==> inputs of try-sierra <==
==> flow/design.v <==
module Decoder(
input       [3:2]            ALU_FUN,
output      reg              Logic_Enable,
output      reg              Shift_Enable,
output      reg              Arith_Enable,
output      reg              CMP_Enable
);
always @(*)               
 begin 
  case (ALU_FUN)
		   2'b00 : 
		   begin 
		    Arith_Enable = 1'b1;
			Shift_Enable = 1'b0;
			Logic_Enable = 1'b0;
			CMP_Enable = 1'b0;
		   end
		   2'b01 :                                       
		   begin 
		    Arith_Enable = 1'b0;
			Shift_Enable = 1'b0;
			Logic_Enable = 1'b1;
			CMP_Enable = 1'b0;
		   end
		   2'b10 :                                       
		   begin 
		    Arith_Enable = 1'b0;
			Shift_Enable = 1'b0;
			Logic_Enable = 1'b0;
			CMP_Enable = 1'b1;
		   end
		   2'b11 :                                       
		   begin 
		    Arith_Enable = 1'b0;
			Shift_Enable = 1'b1;
			Logic_Enable = 1'b0;
			CMP_Enable = 1'b0;
		   end
	endcase 
end 	
endmodule
module Arith_Unit #(parameter Width = 16)
(
input     [Width-1 :0]                 A,
input     [Width-1 :0]                 B,
input                                  CLK,
input                                  RST,
input       [1:0]                      ALU_FUN,
input                                  Arith_Enable,
output      reg[Width-1 :0]            Arith_OUT,
output      reg                        Carry_OUT,
output      reg                        Arith_Flag
);
wire                         High; 
wire                         LOW;
reg   [Width-1 :0]           Arith_OUT_R;
reg                          Arith_Flag_R;
reg                          Carry_OUT_R;
always @(*) 
 begin
  Carry_OUT_R = 1'b0;
  Arith_Flag_R = Arith_Enable;
  if (Arith_Enable)  
   begin 
            Arith_Flag_R = High;
	  case (ALU_FUN)
			   2'b00 :                                       
			   begin 
			   {Carry_OUT_R , Arith_OUT_R} = A + B;
			   end
			   2'b01 :                                      
			   begin 
			   Arith_OUT_R = A - B;
			   end
			   2'b10 :                                      
			   begin
			   Arith_OUT_R = A * B ;
			   end
			   2'b11 :                                     
			   begin
			   Arith_OUT_R = (B == {Width{1'b0}}) ? {Width{1'b1}} : A / B ;
			   end
		endcase 
	end
   else 
    begin
	  Arith_OUT_R= 16'b0;	
	end	
end 	
always @(posedge CLK or negedge RST)                 
 begin 
	 if (!RST)
	  begin
	    Arith_OUT <= 16'b0;
	    Arith_Flag <= 1'b0;
		Carry_OUT <= 1'b0;
	  end
	 else 
	  begin
	    Arith_OUT <= Arith_OUT_R;
 	    Arith_Flag <= Arith_Flag_R;
		Carry_OUT <= Carry_OUT_R;
	  end
 end
assign High = 1'b1;
assign LOW = 1'b0;
endmodule   
module Logic_Unit  #(parameter Width = 16)
(
input       [Width-1 :0]               A,
input       [Width-1 :0]               B,
input                                  CLK,
input       [1:0]                      ALU_FUN,
input                                  RST,
input                                  Logic_Enable,
output      reg                        Logic_Flag,
output      reg[Width-1 :0]            Logic_OUT
);
wire                         High; 
wire                         LOW;
reg    [Width-1 :0]          Logic_OUT_R;
reg                          Logic_Flag_R;
always @(*)               
 begin 
  Logic_Flag_R = Logic_Enable;
  if (Logic_Enable)
   begin
               Logic_Flag_R = High;
	  case (ALU_FUN)
			   2'b00 :                                       
			   begin
			   Logic_OUT_R = A & B;
			   end
			   2'b01 :                                       
			   begin
			   Logic_OUT_R = A | B;
			   end
			   2'b10 :                                       
			   begin
			   Logic_OUT_R = ~(A & B);
			   end
			   2'b11 :                                        
			   begin
			   Logic_OUT_R = ~(A | B);
			   end
		endcase
     end	
	else		
	 begin
	 Logic_OUT_R = 16'b0;
	 end
end 	
always @ (posedge CLK or negedge RST)                 
 begin 
 if (!RST)
  begin
  Logic_OUT <= 16'b0;
  Logic_Flag <= 1'b0;
  end
 else
  begin 
  Logic_OUT <= Logic_OUT_R;
  Logic_Flag <= Logic_Flag_R;
  end
end
assign High = 1'b1;
assign LOW = 1'b0;
endmodule   
module CMP_Unit #(parameter Width = 16)
(
input       [Width-1 :0]               A,
input       [Width-1 :0]               B,
input                                  CLK,
input       [1:0]                      ALU_FUN,
input                                  RST,
input                                  CMP_Enable,
output      reg                        CMP_Flag,
output      reg[Width-1 :0]            CMP_OUT
);
wire                         High; 
wire                         LOW;
reg   [Width-1 :0]           CMP_OUT_R;
reg                          CMP_Flag_R;
always @(*)               
 begin 
  CMP_Flag_R = CMP_Enable;
  CMP_OUT_R = 16'b0;
  if (CMP_Enable)
   begin
               CMP_Flag_R = High;
	  case (ALU_FUN)
			   2'b00 : 
			   begin                                   
				 CMP_OUT_R = 16'b0000;
				 end
			   2'b01 : 
			   begin 
				if (A == B)                                      
				 CMP_OUT_R = 16'b0001;
				 end
			   2'b10 :                                        
			   begin 
				if ( A > B)
				 CMP_OUT_R = 16'b0010;
				 end
			   2'b11 :                                       
			   begin
				if (A < B)
				 CMP_OUT_R = 16'b0011;
				 end
		endcase 
	end
  else
   begin
    CMP_OUT_R = 16'b0;
  end	
end 	
always @ (posedge CLK or negedge RST)                 
begin 
 if (!RST)
  begin
  CMP_OUT <= 16'b0;
  CMP_Flag <= 1'b0;
  end
 else
  begin 
  CMP_OUT <= CMP_OUT_R;
  CMP_Flag <= CMP_Flag_R;
  end
end
assign High = 1'b1;
assign LOW = 1'b0;
endmodule   
module Shift_Unit #(parameter Width = 16)
(
input       [Width-1 :0]                  A,
input       [Width-1 :0]                  B,
input                                     CLK,
input       [1:0]                         ALU_FUN,
input                                     RST,
input                                     Shift_Enable,
output      reg                           Shift_Flag,
output      reg[Width-1 :0]               Shift_OUT
);
wire                         High; 
wire                         LOW;
reg   [Width-1 :0]           Shift_OUT_R;
reg                          Shift_Flag_R;
always @(*)               
 begin 
  Shift_Flag_R = Shift_Enable;
  if (Shift_Enable)
   begin
              Shift_Flag_R = High;
	  case (ALU_FUN)
			   2'b00 :                                        
			   begin 
			   Shift_OUT_R = A >> 16'b0001;
			   end
			   2'b01 :                                        
			   begin
			   Shift_OUT_R = A << 16'b0001;
			   end
			   2'b10 :                                        
			   begin 
			   Shift_OUT_R = B >> 16'b0001;
			   end
			   2'b11 :                                        
			   begin
			   Shift_OUT_R = B << 16'b0001;
			   end
		endcase 
	end
  else
   begin 
     Shift_OUT_R = 16'b0;
  end	 
end 	
always @ (posedge CLK or negedge RST)                 
 begin 
  if (!RST)
   begin 
  Shift_OUT <= 16'b0;
  Shift_Flag <= 1'b0;
   end
  else
   begin  
  Shift_OUT <= Shift_OUT_R;
  Shift_Flag <= Shift_Flag_R;
  end
end
assign High = 1'b1;
assign LOW = 1'b0;
endmodule   
module ALU_TOP #(parameter Width = 16)
( 
input        [Width-1 :0]                                 A,
input        [Width-1 :0]                                 B,
input        [3:0]                                        ALU_FUN,
input                                                     CLK,
input                                                     RST,
output       [Width-1 :0]                                 Arith_OUT,
output                                                    Arith_Flag,
output                                                    Carry_OUT,
output       [Width-1 :0]                                 Logic_Out,
output                                                    Logic_Flag,
output       [Width-1 :0]                                 CMP_OUT,
output                                                    CMP_Flag,
output                                                    Shift_Flag,
output       [Width-1 :0]                                 Shift_OUT
);
wire      Shift_Enable,Logic_Enable,Arith_Enable,CMP_Enable;
Decoder DUT1 (
.ALU_FUN(ALU_FUN[3:2]),
.Logic_Enable(Logic_Enable),
.Shift_Enable(Shift_Enable),
.Arith_Enable(Arith_Enable),
.CMP_Enable(CMP_Enable)
);
Arith_Unit DUT2 (
.A(A),
.B(B),
.CLK(CLK),
.RST(RST),
.ALU_FUN(ALU_FUN[1:0]),
.Arith_Enable(Arith_Enable),
.Arith_OUT(Arith_OUT),
.Carry_OUT(Carry_OUT),
.Arith_Flag(Arith_Flag)
);
Logic_Unit DUT3 (
.A(A),
.B(B),
.CLK(CLK),
.RST(RST),
.ALU_FUN(ALU_FUN[1:0]),
.Logic_Enable(Logic_Enable),
.Logic_Flag(Logic_Flag),
.Logic_OUT(Logic_Out)
);
CMP_Unit DUT4 (
.A(A),
.B(B),
.CLK(CLK),
.RST(RST),
.ALU_FUN(ALU_FUN[1:0]),
.CMP_Enable(CMP_Enable),
.CMP_Flag(CMP_Flag),
.CMP_OUT(CMP_OUT)
);
Shift_Unit DUT5(
.A(A),
.B(B),
.CLK(CLK),
.RST(RST),
.ALU_FUN(ALU_FUN[1:0]),
.Shift_Enable(Shift_Enable),
.Shift_Flag(Shift_Flag),
.Shift_OUT(Shift_OUT)
);
endmodule
==> flow/run.sh <==
#!/bin/bash
# the make line also repeats each setting of config.mk as NAME=value (left out here)
make -C /OpenROAD-flow-scripts/flow DESIGN_CONFIG=/design/flow/config.mk WORK_HOME=/design/flow/orfs CLKGATE_MAP_FILE= finish
==> flow/config.mk <==
export PLATFORM = sky130hd
export DESIGN_NAME = ALU_TOP
export DESIGN_NICKNAME = ALU_TOP
export VERILOG_FILES = /design/flow/design.v
export SDC_FILE = /design/flow/constraint.sdc
export NUM_CORES = 4
export LEC_CHECK = 0
export ABC_AREA = 1
export CAP_MARGIN = 20
export CORE_MARGIN = 2
export CORE_UTILIZATION = 58
export CTS_CLUSTER_DIAMETER = 171
export CTS_CLUSTER_SIZE = 98
export MAX_ROUTING_LAYER = met4
export SLEW_MARGIN = 20
==> flow/constraint.sdc <==
create_clock -name core_clock -period 32.0 [get_ports {CLK}]
set_input_delay 6.4000 -clock core_clock [delete_from_list [all_inputs] [get_ports {CLK}]]
set_output_delay 6.4000 -clock core_clock [all_outputs]
set_load 0.01 [all_outputs]
==> try-lagoon (differences from try-sierra) <==
- CORE_ASPECT_RATIO: default -> 0.5
- CORE_MARGIN: 2 -> 7
- CORE_UTILIZATION: 58 -> 43
- CTS_CLUSTER_DIAMETER: 171 -> 232
- MAX_ROUTING_LAYER: met4 -> default
- PLACE_DENSITY: default -> 0.8
- TNS_END_PERCENT: default -> 20
==> impl_metrics.yaml <==
# generated from flow reports
run_status:
  status: "no timing/DRC/antenna violations"
route:
  antennaDiodeCount: 0
power_and_ir_drop:
  pg_comb_mw: 0.549
  internal-power_mw: 0.330
die:
  die_width_um: 168
job:
  warnings: 64
cts:
  clkTransAtPathRegs_ns: 0.08
  post_cts_resized: 2
worst_setup_path:
  worstPathArrival_ns: 30.16
final_timing:
  fmax_ghz: 0.0334
global_routing:
  antenna_found_initial: 0
layout:
  inverters: 425
The numbers above come from try-sierra.

==> impl_metrics.yaml <==
# generated from flow reports
run_status:
  status: "no timing/DRC/antenna violations"
layout:
  inverters: 424
power_and_ir_drop:
  pg_comb_mw: 0.550
  internal-power_mw: 0.331
final_timing:
  fmax_ghz: 0.0332
die:
  die_width_um: 284
global_routing:
  antenna_found_initial: 3
worst_setup_path:
  worstPathArrival_ns: 30.31
The numbers above come from try-lagoon.

